==> trial 45 <==
==> flow/design.v (excerpt) <==
module alu #(
    parameter INST_W = 4,
    parameter INT_W  = 6,
    parameter FRAC_W = 10,
    parameter DATA_W = INT_W + FRAC_W
)(
    input                      i_clk,
    input                      i_rst_n,
    input                      i_in_valid,
    output                     o_busy,
    input         [INST_W-1:0] i_inst,
    input  signed [DATA_W-1:0] i_data_a,
    input  signed [DATA_W-1:0] i_data_b,
    output                     o_out_valid,
    output        [DATA_W-1:0] o_data
);
clock: 7.82 ns
lec_check: 0
cap_margin: 20
core_margin: 2
core_utilization: 71
cts_cluster_diameter: 29
setup_slack_margin: 2.3
slew_margin: 20
run.sh (not shown) runs the stock make flow with config.mk's settings and CLKGATE_MAP_FILE=.
==> trial 34: changes against trial 45 <==
CORE_UTILIZATION = 72   (was 71)
CTS_CLUSTER_DIAMETER = default   (was 29)
HOLD_SLACK_MARGIN = -0.09   (was default)
SETUP_SLACK_MARGIN = -0.11   (was 2.3)
==> comparison <==
- In area after synthesis, trial 34 and trial 45 do not differ.
- In trial 45 the die area is larger than in trial 34, by 1.4%.
- Trial 45 stopped in global routing on GRT-0232. Trial 34 ran to the end with violations: setup timing.
- Synthesized cell count is the same in trial 34 and trial 45.

---

==> v14 <==
==> flow/design.v <==
module alu #(
    parameter INST_W = 4,
    parameter INT_W  = 6,
    parameter FRAC_W = 10,
    parameter DATA_W = INT_W + FRAC_W
)(
    input                      i_clk,
    input                      i_rst_n,
    input                      i_in_valid,
    output                     o_busy,
    input         [INST_W-1:0] i_inst,
    input  signed [DATA_W-1:0] i_data_a,
    input  signed [DATA_W-1:0] i_data_b,
    output                     o_out_valid,
    output        [DATA_W-1:0] o_data
);
localparam IDLE = 3'b000;
localparam INPUT = 3'b001;
localparam COMPUTE = 3'b010;
localparam TEMP = 3'b011; 
localparam OUTPUT = 3'b100;
reg o_busy_in ;
reg out_valid_in;
reg signed [DATA_W-1:0] i_A, i_B, nxt_i_A, nxt_i_B;
reg [INST_W-1:0] inst, nxt_inst;
reg signed [DATA_W-1:0] out1, nxt_out1;
reg [2:0] state, nxt_state;
reg       busy, nxt_busy;
reg       valid, nxt_valid;
reg signed [DATA_W:0] add, sub;
reg signed [2*DATA_W-1 :0] mul, nxt_mul;
reg signed [22:0] mul_part, sat_mul;
reg signed [22:0] round_mul;
reg signed  [2*DATA_W - 1:0] left, part_left;
reg [DATA_W - 1:0] revermatch; 
reg signed [DATA_W+3:0] data_acc [0:DATA_W-1], nxt_data_acc [0:DATA_W-1];
reg signed [20:0] temp_data_acc;
wire [3:0] index ;
reg flag ;
reg signed [15:0] mul_temp;
reg signed [45:0] soft_mul;
reg signed [15:0] soft_test;
reg signed [15:0] soft_neg; 
reg [15:0] val16;
reg [7:0] val8;
reg [3:0] val4;
reg [4:0] result;
assign o_data = out1;
assign index  = i_A[3:0];  
assign o_busy = o_busy_in;
assign o_out_valid = out_valid_in;
always @(*) begin
    if (state == COMPUTE) begin
        flag = 1'b1;
    end
    else flag = 1'b0;
end
always @(*) begin
    case (state)
        IDLE:begin
            nxt_state = INPUT;
        end 
        INPUT:begin
            if (i_in_valid) begin
                nxt_state = COMPUTE;
            end
            else nxt_state = state;
        end
        COMPUTE:begin
            nxt_state = TEMP;
        end
        TEMP:begin
            nxt_state = OUTPUT;
        end
        OUTPUT:begin
            nxt_state = IDLE;
        end
        default: nxt_state = state;
    endcase
end
always @(*) begin
    case (state)
        INPUT:begin
        if (i_in_valid) begin
            nxt_i_A = i_data_a;
            nxt_i_B = i_data_b;
            nxt_inst = i_inst;
        end
        else begin
            nxt_i_A = i_A;
            nxt_i_B = i_B;
            nxt_inst = inst;
        end
        end 
        default: begin
            nxt_i_A = i_A;
            nxt_i_B = i_B;
            nxt_inst = inst;
        end
    endcase
end
always @(*) begin
    if (state == OUTPUT) begin
        out_valid_in = 1'b1;  
    end
    else out_valid_in = 1'b0;  
end
always @(*) begin
    if (state == INPUT) begin
        o_busy_in = 1'b0;
    end
    else o_busy_in = 1'b1;
end
integer i;
always @(*) begin
    for(i=0;i<DATA_W;i=i+1)begin
    nxt_data_acc[i] = data_acc[i];
    end
    add = 0; sub = 0; mul = 0; mul_part = 0; round_mul = 0; sat_mul = 0;
    temp_data_acc = 0; soft_mul = 0; soft_test = 0; soft_neg = 0;
    left = 0; part_left = 0; result = 0; val16 = 0; val8 = 0; val4 = 0;
    case (inst)
        0: begin
            add = i_A + i_B;
            nxt_out1 = (!add[DATA_W] && add[DATA_W - 1]) ? 16'b0111_1111_1111_1111 :
                      (add[DATA_W] && !add[DATA_W - 1]) ? 16'b1000_0000_0000_0000 : add[DATA_W-1:0];
        end
        1:begin
            sub = i_A - i_B;
            nxt_out1 = (!sub[DATA_W] && sub[DATA_W - 1]) ?  16'b0111_1111_1111_1111 : 
                      (sub[DATA_W] && !sub[DATA_W - 1]) ?  16'b1000_0000_0000_0000 : sub[DATA_W-1:0];
        end
        2:begin
            mul = i_A*i_B;  
            mul_part = mul[2*DATA_W-1:9]; 
            if(mul_part[0] == 1'b1)begin
                round_mul = mul_part + 1'b1;
            end
            else begin
                round_mul = mul_part ;
            end
            sat_mul = (!round_mul[22] && (round_mul[21:11]> 11'b000_0001_1111)) ? 23'b011_1111_1111_1111_1111_1111 :  
                      (round_mul[22]  && (round_mul[21:11]< 11'b111_1110_0000)) ? 23'b100_0000_0000_0000_0000_0000 : round_mul;
            if ((sat_mul == 23'b011_1111_1111_1111_1111_1111) || (sat_mul == 23'b100_0000_0000_0000_0000_0000)) begin
                nxt_out1 = sat_mul[22:7];
            end
            else nxt_out1 = sat_mul[16:1];
        end
        3:begin
            if (flag == 1'b1) begin
            temp_data_acc = data_acc[index] + i_B;
            nxt_data_acc[index] = temp_data_acc[19:0]; 
            end
            else nxt_data_acc[index] = data_acc[index];
            nxt_out1 = (!data_acc[index][DATA_W+3] && (data_acc[index][19:10]>10'b00_0001_1111))? 16'b0111_1111_1111_1111 :
                       (data_acc[index][DATA_W+3]  && (data_acc[index][19:10]<10'b11_1110_0000)) ? 16'b1000_0000_0000_0000 : data_acc[index][DATA_W-1:0];
        end
        4:begin  
            if(!i_A[DATA_W-1] &&  i_A[14:10]>=5'b00010) soft_mul = {6'b0,i_A,24'b0};  
            else if (!i_A[DATA_W-1] && i_A[15:10]>=5'b0) begin   
                    soft_mul = ((i_A<<<1'b1) + 16'b0000_1000_0000_0000)*(30'b000000_01010101010101_0101_010101);
            end
            else if (i_A[15:10] == 6'b111111) begin    
                soft_test = i_A + 16'b0000_1000_0000_0000;
                soft_mul = (soft_test)*(30'b000000_01010101010101_0101_010101);
            end
            else if (i_A[15:10] == 6'b111110) begin
                soft_neg = (i_A<<<1'b1) + 16'b0001_0100_0000_0000;
                soft_mul = soft_neg*(30'b000000_000111000111000111_000111);
            end
            else if (i_A[15:10] == 6'b111101) begin
                soft_neg = (i_A + 16'b0000_1100_0000_0000);
                soft_mul = soft_neg*(30'b000000_000111000111000111_000111);
            end
            else soft_mul = 46'b0;
            nxt_out1 = ((soft_mul != 46'b01_1111_1111_1111_1111_1111_1111_1111_1111_1111_1111_1111) || (soft_mul != 46'b10_0000_0000_0000_0000_0000_0000_0000_0000_0000_0000_0000)) && (soft_mul[23] == 1'b1)?
                      soft_mul[DATA_W+23:24] + 1'b1:
                      ((soft_mul != 46'b01_1111_1111_1111_1111_1111_1111_1111_1111_1111_1111_1111) || (soft_mul != 46'b10_0000_0000_0000_0000_0000_0000_0000_0000_0000_0000_0000)) && (soft_mul[23] == 1'b0)?
                      soft_mul[DATA_W+23:24]:soft_mul[39:24];
        end
        5:begin   
            nxt_out1 = i_A ^ i_B;
        end
        6:begin   
            nxt_out1 = i_A >>> i_B;
        end
        7:begin   
            left = {i_A,i_A};
            part_left = left << i_B;
            nxt_out1 = part_left[2*DATA_W-1:DATA_W];
        end
        8:begin   
            result[4] = (i_A[15:0] == 16'b0) ? 1 : 0;
            val16     = (result[4]) ? 16'b1111_1111_1111_1111 : i_A;
            result[3] = (val16[15:8] == 8'b0) ? 1 : 0;
            val8      = (result[3]) ? val16[7:0] : val16[15:8];
            result[2] = (val8[7:4] == 4'b0) ? 1 : 0;
            val4      = (result[2]) ? val8[3:0] : val8[7:4];
            result[1] = (val4[3:2] == 2'b0) ? 1 : 0;
            result[0] = (result[1]) ? ~val4[1] : ~val4[3];
            nxt_out1 = {11'b0,result};
        end
        9:begin   
            nxt_out1[0] = (i_A[3:0] == i_B[15:12])  ? 1'b1 : 1'b0;
            nxt_out1[1] = (i_A[4:1] == i_B[14:11])  ? 1'b1 : 1'b0;
            nxt_out1[2] = (i_A[5:2] == i_B[13:10])  ? 1'b1 : 1'b0;
            nxt_out1[3] = (i_A[6:3] == i_B[12:9])   ? 1'b1 : 1'b0;
            nxt_out1[4] = (i_A[7:4] == i_B[11:8])   ? 1'b1 : 1'b0;
            nxt_out1[5] = (i_A[8:5] == i_B[10:7])   ? 1'b1 : 1'b0;
            nxt_out1[6] = (i_A[9:6] == i_B[9:6])    ? 1'b1 : 1'b0;
            nxt_out1[7] = (i_A[10:7] == i_B[8:5])   ? 1'b1 : 1'b0;
            nxt_out1[8] = (i_A[11:8] == i_B[7:4])   ? 1'b1 : 1'b0;
            nxt_out1[9] = (i_A[12:9] == i_B[6:3])   ? 1'b1 : 1'b0;
            nxt_out1[10] = (i_A[13:10] == i_B[5:2]) ? 1'b1 : 1'b0;
            nxt_out1[11] = (i_A[14:11] == i_B[4:1]) ? 1'b1 : 1'b0;
            nxt_out1[12] = (i_A[15:12] == i_B[3:0]) ? 1'b1 : 1'b0;
            nxt_out1[15:13] = 3'b000;
            end
        default: begin 
            nxt_out1 = out1;
        end
    endcase
end
    always @(posedge i_clk or negedge i_rst_n) begin
        if (!i_rst_n) begin
            out1 <= 0;
            i_A <= 0;
            i_B <= 0;
            state <= 0;
            inst <= 0;
            for ( i=0 ;i<DATA_W ;i=i+1) begin
                data_acc[i] <= 0;
            end
        end
        else begin
            out1 <= nxt_out1;
            i_A <= nxt_i_A;
            i_B <= nxt_i_B;
            state <= nxt_state;
            inst <= nxt_inst;
            for ( i=0 ;i<DATA_W ;i=i+1) begin
                data_acc[i] <= nxt_data_acc[i];
            end
        end
    end
endmodule
==> flow/run.sh <==
#!/bin/bash
# the make line also repeats each setting of config.mk as NAME=value (left out here)
make -C /OpenROAD-flow-scripts/flow DESIGN_CONFIG=/design/flow/config.mk WORK_HOME=/design/flow/orfs CLKGATE_MAP_FILE= finish
==> flow/config.mk <==
export PLATFORM = sky130hd
export DESIGN_NAME = alu
export DESIGN_NICKNAME = alu
export VERILOG_FILES = /design/flow/design.v
export SDC_FILE = /design/flow/constraint.sdc
export NUM_CORES = 4
export LEC_CHECK = 0
export CAP_MARGIN = 20
export CORE_MARGIN = 2
export CORE_UTILIZATION = 59
export SETUP_SLACK_MARGIN = 1.62
export SLEW_MARGIN = 20
==> flow/constraint.sdc <==
create_clock -name core_clock -period 6.74 [get_ports {i_clk}]
set_input_delay 1.3480 -clock core_clock [delete_from_list [all_inputs] [get_ports {i_clk}]]
set_output_delay 1.3480 -clock core_clock [all_outputs]
set_load 0.01 [all_outputs]
==> v35: changes against v14 <==
==> flow/config.mk (replaced) <==
export PLATFORM = sky130hd
export DESIGN_NAME = alu
export DESIGN_NICKNAME = alu
export VERILOG_FILES = /design/flow/design.v
export SDC_FILE = /design/flow/constraint.sdc
export NUM_CORES = 4
export LEC_CHECK = 0
export ABC_AREA = 1
export CAP_MARGIN = 20
export CORE_MARGIN = 2
export CORE_UTILIZATION = 40
export CTS_CLUSTER_DIAMETER = 310
export GPL_ROUTABILITY_DRIVEN = 0
export GPL_TIMING_DRIVEN = 0
export PLACE_DENSITY_LB_ADDON = 0.1
export SLEW_MARGIN = 20
==> flow/constraint.sdc (replaced) <==
create_clock -name core_clock -period 10.0 [get_ports {i_clk}]
set_input_delay 2.0000 -clock core_clock [delete_from_list [all_inputs] [get_ports {i_clk}]]
set_output_delay 2.0000 -clock core_clock [all_outputs]
set_load 0.01 [all_outputs]
==> metrics.yaml <==
layout.non_clock_inverters: 1467
run_status: "complete, no violations"
top_cell_area_share_pct: 19.3
max-slew-margin-rel_pct: 23.2
That was v35.
==> metrics.yaml <==
run_status: "complete, but fails checks"
so_faults: "setup timing"
setup_ws_ns: -1.23
layout.non_clock_inverters: 771
synth.cellmix.simpleShare_pct: 12.8
max-slew-margin-rel_pct: 25.1
setup_violations: 16
That was v14.
